## dut
module dut #(
    parameter int DATAW = 16
)(
    input  wire                 clk,
    input  wire                 rst_n,
    input  wire                 in_valid,
    output wire                 in_ready,
    input  wire signed [DATAW-1:0] in_data,
    output reg                  out_valid,
    input  wire                 out_ready,
    output reg signed [2*DATAW-1:0] out_data
);
Size in the first run: about 1100 cells after synthesis, ~32 flip-flops, about 54 I/O pins, about 10000 µm² of cells after synthesis.
export LEC_CHECK = 0
export ABC_AREA = 0
export CAP_MARGIN = 35
export CELL_PAD_IN_SITES_DETAIL_PLACEMENT = 0
export CORE_ASPECT_RATIO = 1.41
export CORE_MARGIN = 2
export CORE_UTILIZATION = 70
export CTS_CLUSTER_DIAMETER = 29
export CTS_CLUSTER_SIZE = 15
export GPL_ROUTABILITY_DRIVEN = 1
export GPL_TIMING_DRIVEN = 1
export PLACE_DENSITY_LB_ADDON = 0.25
export SETUP_SLACK_MARGIN = 0.76
export SLEW_MARGIN = 10
export TNS_END_PERCENT = 45
create_clock -name core_clock -period 6.88 [get_ports {clk}]
run.sh (not shown) runs the stock make flow with config.mk's settings and CLKGATE_MAP_FILE=.
The first run stopped in global routing with GRT-0116.
==> next run, changes <==
ABC_AREA = not set   (was 0)
CAP_MARGIN = 20   (was 35)
CELL_PAD_IN_SITES_DETAIL_PLACEMENT = not set   (was 0)
CORE_ASPECT_RATIO = not set   (was 1.41)
CTS_CLUSTER_DIAMETER = not set   (was 29)
CTS_CLUSTER_SIZE = not set   (was 15)
GPL_ROUTABILITY_DRIVEN = not set   (was 1)
GPL_TIMING_DRIVEN = not set   (was 1)
PLACE_DENSITY_LB_ADDON = not set   (was 0.25)
SETUP_SLACK_MARGIN = -0.15   (was 0.76)
SLEW_MARGIN = 20   (was 10)
TNS_END_PERCENT = not set   (was 45)
clock period = 6.26 ns   (was 6.88 ns; I/O delays follow)
Outcome:
- This time the run completed, yet does not pass: negative setup slack
- synthesized area is unchanged
- synthesized cell count does not change
- die size barely changes

* * *

Starting RTL as in the previous note.
clock: 7.5 ns
lec_check: 0
cap_margin: 20
core_margin: 2
core_utilization: 40
cts_cluster_size: 100
place_density: 0.6
setup_slack_margin: -0.52
slew_margin: 0
Next try:
Settings changed: CORE_ASPECT_RATIO from default to 0.5, CORE_UTILIZATION 40 to 71, CTS_CLUSTER_DIAMETER from default to 379, HOLD_SLACK_MARGIN from default to 0.06, PLACE_DENSITY 0.6 to default, PLACE_DENSITY_LB_ADDON from default to 0.3, SETUP_SLACK_MARGIN -0.52 to -0.75, TNS_END_PERCENT from default to 20.
Effect:
- The changed run finished clean
- final area came out lower by 2.1%
- global-route usage went up by 14 points
- register-to-register slack barely changes
- first-iteration DRC count grows by about 100%
Next try:
Settings changed: CORE_UTILIZATION 71 to 40.
What happened: The changed run produced a clean layout. Maximum frequency is higher by 1.3%. Clock skew hardly moves. Hold slack stays flat. Final area is higher by 2.0%.
Next try:
Settings changed: CORE_ASPECT_RATIO 0.5 to default, CORE_UTILIZATION 40 to 56, CTS_CLUSTER_DIAMETER 379 to default, CTS_CLUSTER_SIZE 100 to default, HOLD_SLACK_MARGIN 0.06 to default, PLACE_DENSITY from default to 0.6, PLACE_DENSITY_LB_ADDON 0.3 to default, SETUP_SLACK_MARGIN -0.75 to default, SLEW_MARGIN 0 to 40, TNS_END_PERCENT 20 to default.
Result: First-iteration DRC count decreases by a quarter to a third; fmax increases slightly; clock-buffer cell count increases by 2; critical path depth decreases by 3; via count decreases slightly; wire length hardly moves; global-route usage increases by 7.6 points; synthesized cell count is unchanged; die area decreases by a quarter to a third.

* * *

dut again, from the RTL that the note above started with.
==> flow/config.mk <==
export PLATFORM = sky130hd
export DESIGN_NAME = dut
export DESIGN_NICKNAME = dut
export VERILOG_FILES = /design/flow/design.v
export SDC_FILE = /design/flow/constraint.sdc
export NUM_CORES = 4
export LEC_CHECK = 0
export ABC_AREA = 0
export CAP_MARGIN = 35
export CELL_PAD_IN_SITES_DETAIL_PLACEMENT = 1
export CELL_PAD_IN_SITES_GLOBAL_PLACEMENT = 1
export CORE_ASPECT_RATIO = 1.36
export CORE_MARGIN = 5
export CORE_UTILIZATION = 61
export CTS_CLUSTER_DIAMETER = 392
export CTS_CLUSTER_SIZE = 80
export GPL_ROUTABILITY_DRIVEN = 1
export GPL_TIMING_DRIVEN = 0
export MAX_ROUTING_LAYER = met4
export MIN_ROUTING_LAYER = met2
export PLACE_DENSITY = 0.92
export SETUP_SLACK_MARGIN = 1.65
export SLEW_MARGIN = 10
export TNS_END_PERCENT = 5
==> flow/constraint.sdc <==
create_clock -name core_clock -period 5.92 [get_ports {clk}]
set_input_delay 1.1840 -clock core_clock [delete_from_list [all_inputs] [get_ports {clk}]]
set_output_delay 1.1840 -clock core_clock [all_outputs]
set_load 0.01 [all_outputs]
The starting point failed in clock tree synthesis.
Next try:
==> flow/config.mk (replaced) <==
export PLATFORM = sky130hd
export DESIGN_NAME = dut
export DESIGN_NICKNAME = dut
export VERILOG_FILES = /design/flow/design.v
export SDC_FILE = /design/flow/constraint.sdc
export NUM_CORES = 4
export LEC_CHECK = 0
export ABC_AREA = 0
export CAP_MARGIN = 35
export CELL_PAD_IN_SITES_DETAIL_PLACEMENT = 0
export CORE_ASPECT_RATIO = 1.92
export CORE_MARGIN = 2
export CORE_UTILIZATION = 28
export CTS_CLUSTER_DIAMETER = 392
export GPL_ROUTABILITY_DRIVEN = 1
export GPL_TIMING_DRIVEN = 0
export PLACE_DENSITY = 0.92
export SETUP_SLACK_MARGIN = 0.76
export SLEW_MARGIN = 10
export TNS_END_PERCENT = 45
==> flow/constraint.sdc (replaced) <==
create_clock -name core_clock -period 12.4 [get_ports {clk}]
set_input_delay 2.4800 -clock core_clock [delete_from_list [all_inputs] [get_ports {clk}]]
set_output_delay 2.4800 -clock core_clock [all_outputs]
set_load 0.01 [all_outputs]
After rerunning: With this change the flow finished clean; synthesized area stays the same; die size climbs by well over a third; synthesized cell count does not change.

* * *

run 1:
Starting RTL as in the previous note.
==> flow/config.mk <==
export PLATFORM = sky130hd
export DESIGN_NAME = dut
export DESIGN_NICKNAME = dut
export VERILOG_FILES = /design/flow/design.v
export SDC_FILE = /design/flow/constraint.sdc
export NUM_CORES = 4
export LEC_CHECK = 0
export CAP_MARGIN = 20
export CORE_MARGIN = 2
export CORE_UTILIZATION = 68
export PLACE_DENSITY = 0.6
export SLEW_MARGIN = 20
==> flow/constraint.sdc <==
create_clock -name core_clock -period 6.47 [get_ports {clk}]
set_input_delay 1.2940 -clock core_clock [delete_from_list [all_inputs] [get_ports {clk}]]
set_output_delay 1.2940 -clock core_clock [all_outputs]
set_load 0.01 [all_outputs]
Ran to the end and failed final checks on negative setup slack: run 1.
Edits applied to the flow inputs when going from run 1 to run 2:
diff --git a/flow/config.mk b/flow/config.mk
--- a/flow/config.mk
+++ b/flow/config.mk
@@ -10,2 +10,2 @@
-export CORE_UTILIZATION = 68
-export PLACE_DENSITY = 0.6
+export CORE_UTILIZATION = 72
+export CTS_CLUSTER_DIAMETER = 80
==> flow/constraint.sdc <==
create_clock -name core_clock -period 3.47 [get_ports {clk}]
set_input_delay 0.6940 -clock core_clock [delete_from_list [all_inputs] [get_ports {clk}]]
set_output_delay 0.6940 -clock core_clock [all_outputs]
set_load 0.01 [all_outputs]
--- outcome ---
- Run 2: it failed with a tool error in clock tree synthesis, so there are no final results.
- From run 2 to run 1, synthesized area did not move at all.
- Re HPWL after detailed placement: run 1 and run 2 aren't equal, and the lower value belongs to run 1.
- Diff run 1 -> run 2: die extent in y went down by about 2.7%, placer congestion estimate rose 4.8%.
- Comparing run 1 and run 2, the higher minimum setup slack after placement was measured on run 1.
- Going from run 1 to run 2, post-synthesis sequential area ratio held; initial core utilization went up 3.6 points; total die size went down about 5.4%.
Input changes introduced in run 3 (baseline for comparison: run 2):
diff --git a/flow/config.mk b/flow/config.mk
--- a/flow/config.mk
+++ b/flow/config.mk
@@ -10,2 +10,2 @@
-export CORE_UTILIZATION = 72
-export CTS_CLUSTER_DIAMETER = 80
+export CORE_UTILIZATION = 40
+export PLACE_DENSITY = 0.6
==> flow/constraint.sdc <==
create_clock -name core_clock -period 7.29 [get_ports {clk}]
set_input_delay 1.4580 -clock core_clock [delete_from_list [all_inputs] [get_ports {clk}]]
set_output_delay 1.4580 -clock core_clock [all_outputs]
set_load 0.01 [all_outputs]
### Flow results
Compared with run 2, in run 3 overall die height went up 33%, die size went up 77%, floorplan core density went down 33 points. Run 3 completed every stage of the flow, and the final layout passed the timing, DRC and antenna checks. Run 3 vs. run 2: placed wire-length estimate dropped 23%, area share of xor/xnor cells in the synthesized design ~0 delta.
For run 4, these inputs were changed with respect to run 3:
diff --git a/flow/config.mk b/flow/config.mk
--- a/flow/config.mk
+++ b/flow/config.mk
@@ -10,2 +10,2 @@
-export CORE_UTILIZATION = 40
-export PLACE_DENSITY = 0.6
+export CORE_UTILIZATION = 72
+export PLACE_DENSITY_LB_ADDON = 0.27
==> flow/constraint.sdc <==
create_clock -name core_clock -period 7.0 [get_ports {clk}]
set_input_delay 1.4000 -clock core_clock [delete_from_list [all_inputs] [get_ports {clk}]]
set_output_delay 1.4000 -clock core_clock [all_outputs]
set_load 0.01 [all_outputs]
Results
Layout checks on run 4: not met. Flow itself completed; violations: negative setup slack.
Endpoint of the most critical setup path = out_data[30]: run 3; endpoint of the most critical setup path = out_data[22]: run 4
Taking run 3 as the reference, in run 4 number of placed instances with taps included moved down, number of nets at the end of the flow moved up, multi-input logic area moved up, clock tree buffer count of the final layout moved down, area of all placed cells without fillers moved up.

* * *

== run A ==
dut again, from the RTL that the note above started with.
## dut
module dut #(
    parameter int DATAW = 16
)(
    input  wire                 clk,
    input  wire                 rst_n,
    input  wire                 in_valid,
    output wire                 in_ready,
    input  wire signed [DATAW-1:0] in_data,
    output reg                  out_valid,
    input  wire                 out_ready,
    output reg signed [2*DATAW-1:0] out_data
);
==> flow/config.mk <==
export PLATFORM = sky130hd
export DESIGN_NAME = dut
export DESIGN_NICKNAME = dut
export VERILOG_FILES = /design/flow/design.v
export SDC_FILE = /design/flow/constraint.sdc
export NUM_CORES = 4
export LEC_CHECK = 0
export CAP_MARGIN = 15
export CELL_PAD_IN_SITES_DETAIL_PLACEMENT = 2
export CELL_PAD_IN_SITES_GLOBAL_PLACEMENT = 3
export CORE_ASPECT_RATIO = 1.11
export CORE_MARGIN = 7
export CORE_UTILIZATION = 40
export GPL_ROUTABILITY_DRIVEN = 0
export MAX_ROUTING_LAYER = met4
export PLACE_DENSITY_LB_ADDON = 0.26
export SETUP_SLACK_MARGIN = 0.19
export SLEW_MARGIN = 25
export TNS_END_PERCENT = 90
==> flow/constraint.sdc <==
create_clock -name core_clock -period 4.27 [get_ports {clk}]
set_input_delay 0.8540 -clock core_clock [delete_from_list [all_inputs] [get_ports {clk}]]
set_output_delay 0.8540 -clock core_clock [all_outputs]
set_load 0.01 [all_outputs]
Run A did not run to completion, as it errored out during 4_1_cts.
[inputs] run B vs run A
Settings: MAX_ROUTING_LAYER removed (was met4); CAP_MARGIN changed from 15 to 20; CORE_ASPECT_RATIO removed (was 1.11); CTS_CLUSTER_DIAMETER newly set to 336; CTS_CLUSTER_SIZE newly set to 41; SLEW_MARGIN changed from 25 to 20; GPL_ROUTABILITY_DRIVEN removed (was 0); SETUP_SLACK_MARGIN changed from 0.19 to -0.66; PLACE_DENSITY_LB_ADDON removed (was 0.26); PLACE_DENSITY newly set to 0.35; TNS_END_PERCENT changed from 90 to 20; CELL_PAD_IN_SITES_DETAIL_PLACEMENT removed (was 2); the clock period (ns, I/O delays scaled along) changed from 4.27 to 7.5.
Notes after the runs:
Run B completed every stage of the flow, and the final layout passed the timing, DRC and antenna checks.
HPWL reported at the end of detailed placement: run B better than run A
Between run B and run A, the total nets after synthesis figures differ only marginally.
Changes observed in run B relative to run A: die span in y went down by 4.7%; portion of netlist area occupied by mux cells was more or less identical; tally of unique sky130hd cells used after synthesis was more or less identical.
Initial core utilization: run B vs run A, no meaningful difference
From run A to run B the numbers moved as follows: total cell area reported by yosys after synthesis level, chip footprint now sits at about the same level.
What run C does differently from run B at the input level:
Settings: a change of TNS_END_PERCENT from 20 to 15; a change of CTS_CLUSTER_SIZE from 41 to 98; a change of CELL_PAD_IN_SITES_GLOBAL_PLACEMENT from 3 to 0; a change of PLACE_DENSITY from 0.35 to 0.57; a change of CORE_MARGIN from 7 to 2.
[compare] base=run B new=run C: final-stage net count dropped 1.6%, area taken by multi-input logic gates barely changed.
Compare run B and run C | count of cells along the worst register-to-register path lower: run B
Run C vs run B — first-pass GRT wire length dropped by a little under 10%
Compared with run B, run C shows final core utilization lower by 0.86 points.
Clock slew seen by the registers of the worst setup and hold paths across run B and run C: no real change.
What run D does differently from run C at the input level:
Settings: CTS_CLUSTER_DIAMETER: 336 -> 379; SLEW_MARGIN: 20 -> 0; PLACE_DENSITY: 0.57 -> unset; CELL_PAD_IN_SITES_GLOBAL_PLACEMENT: 0 -> unset; CTS_CLUSTER_SIZE: 98 -> 100; SETUP_SLACK_MARGIN: -0.66 -> -0.52; TNS_END_PERCENT: 15 -> 20; PLACE_DENSITY_LB_ADDON: unset -> 0.3.
Longest individual stage delay on the worst path ends up higher on run C. Between run C and run D, relative max-transition margin decreased. Compared with run C, run D shows a higher maximum net fanout on the critical path. In run D the critical path depth turned out 1 lower than in run C. Looking at master of the slowest instance on the critical path, the clkdlybuf4s50_1 result is from run D; the fa_1 one comes from run C. Diff run C -> run D: fraction of area in multi-input gates increased 0.46 points; total number of nets in the final design decreased about 0.6%. [diff] violation count after the first detailed-route iteration, run D relative to run C: improvement.

* * *

alpha:
Starting RTL as in the previous note.
Settings: LEC_CHECK=0, CAP_MARGIN=20, CELL_PAD_IN_SITES_GLOBAL_PLACEMENT=1, CORE_ASPECT_RATIO=0.56, CORE_MARGIN=6, CORE_UTILIZATION=19, CTS_CLUSTER_DIAMETER=87, CTS_CLUSTER_SIZE=64, GPL_ROUTABILITY_DRIVEN=0, GPL_TIMING_DRIVEN=1, MIN_ROUTING_LAYER=met1, SLEW_MARGIN=5; clock period 10.9 ns.
alpha closes out successfully: all stages finished, all timing, DRC and antenna checks passed.
Input-level comparison between beta and alpha:
- removing CORE_ASPECT_RATIO (formerly 0.56)
- changing GPL_TIMING_DRIVEN from 1 to 0
- removing MIN_ROUTING_LAYER (formerly met1)
- setting PLACE_DENSITY_LB_ADDON to 0.11 for the first time
- changing CORE_MARGIN from 6 to 2
- removing CELL_PAD_IN_SITES_GLOBAL_PLACEMENT (formerly 1)
- removing CTS_CLUSTER_SIZE (formerly 64)
- changing the clock period (ns, I/O delays scaled along) from 10.9 to 7.5
--- outcome ---
alpha → beta: final worst-path cycle share increased by 16 points relative to the old numbers, post-cts gate resize count moved up, sequential share of layout area neither gained nor lost much.
From alpha to beta the numbers moved as follows: global routing usage summed across all routing layers went up by 1.2 points, amount of wire on met3 after detailed routing went down by 1700 um.

* * *

## indigo
The RTL this note starts from:
==> flow/design.v <==
`timescale 1ns/1ps
module dut #(
    parameter int DATAW = 16
)(
    input  wire                 clk,
    input  wire                 rst_n,
    input  wire                 in_valid,
    output wire                 in_ready,
    input  wire signed [DATAW-1:0] in_data,
    output reg                  out_valid,
    input  wire                 out_ready,
    output reg signed [2*DATAW-1:0] out_data
);
    assign in_ready = rst_n && (!out_valid || out_ready);
    always @(posedge clk or negedge rst_n) begin
        if (!rst_n) begin
            out_valid <= 1'b0;
            out_data  <= '0;
        end else begin
            if (in_valid && in_ready) begin
                out_data  <= in_data * in_data;  
                out_valid <= 1'b1;
            end else if (out_valid && out_ready) begin
                out_valid <= 1'b0;
            end
        end
    end
endmodule
clock: 4.05 ns
lec_check: 0
abc_area: 1
cap_margin: 20
core_margin: 2
core_utilization: 64
cts_cluster_diameter: 189
cts_cluster_size: 96
place_density: 0.6
slew_margin: 20
tns_end_percent: 10
Nothing crashed in indigo and all stages finished; the problem is that the final layout failed, the offending checks being setup timing.
Input changes introduced in cedar (baseline for comparison: indigo):
Settings: CTS_CLUSTER_SIZE: 96 -> unset; TNS_END_PERCENT: 10 -> unset; PLACE_DENSITY: 0.6 -> unset; ABC_AREA: 1 -> unset; CTS_CLUSTER_DIAMETER: 189 -> unset; the clock period (ns, I/O delays scaled along): 4.05 -> 5.81.
## What came out
cedar finished all stages; layout check result: FAIL, due to setup timing. Weighted congestion reported at the end of routability-driven placement | cedar below indigo. Number of diodes: cedar vs indigo identical. In the metrics for cedar and indigo, the one carrying the higher number of standard-cell rows in the floorplan is indigo. cedar vs indigo on sequential element share of the synthesized area: cedar is the higher one. Side by side, final worst-path cycle share turned out lower in cedar than in indigo.
Relative to cedar, the following input files were edited for garnet:
Settings: PLACE_DENSITY now 0.6, previously not set; TNS_END_PERCENT now 5, previously not set; CORE_UTILIZATION now 65, was 64; SETUP_SLACK_MARGIN now 1.12, previously not set; the clock period (ns, I/O delays scaled along) now 7.5, was 5.81.
[summary]
- The final report for cedar shows a completed flow and a layout that fails verification, specifically setup timing.
- garnet closes out successfully: all stages finished, all timing, DRC and antenna checks passed.
- The cell count along the critical path reported for garnet is smaller than that of cedar by 1.
- Count of clock-net buffers in the final layout was higher in the run labelled garnet.
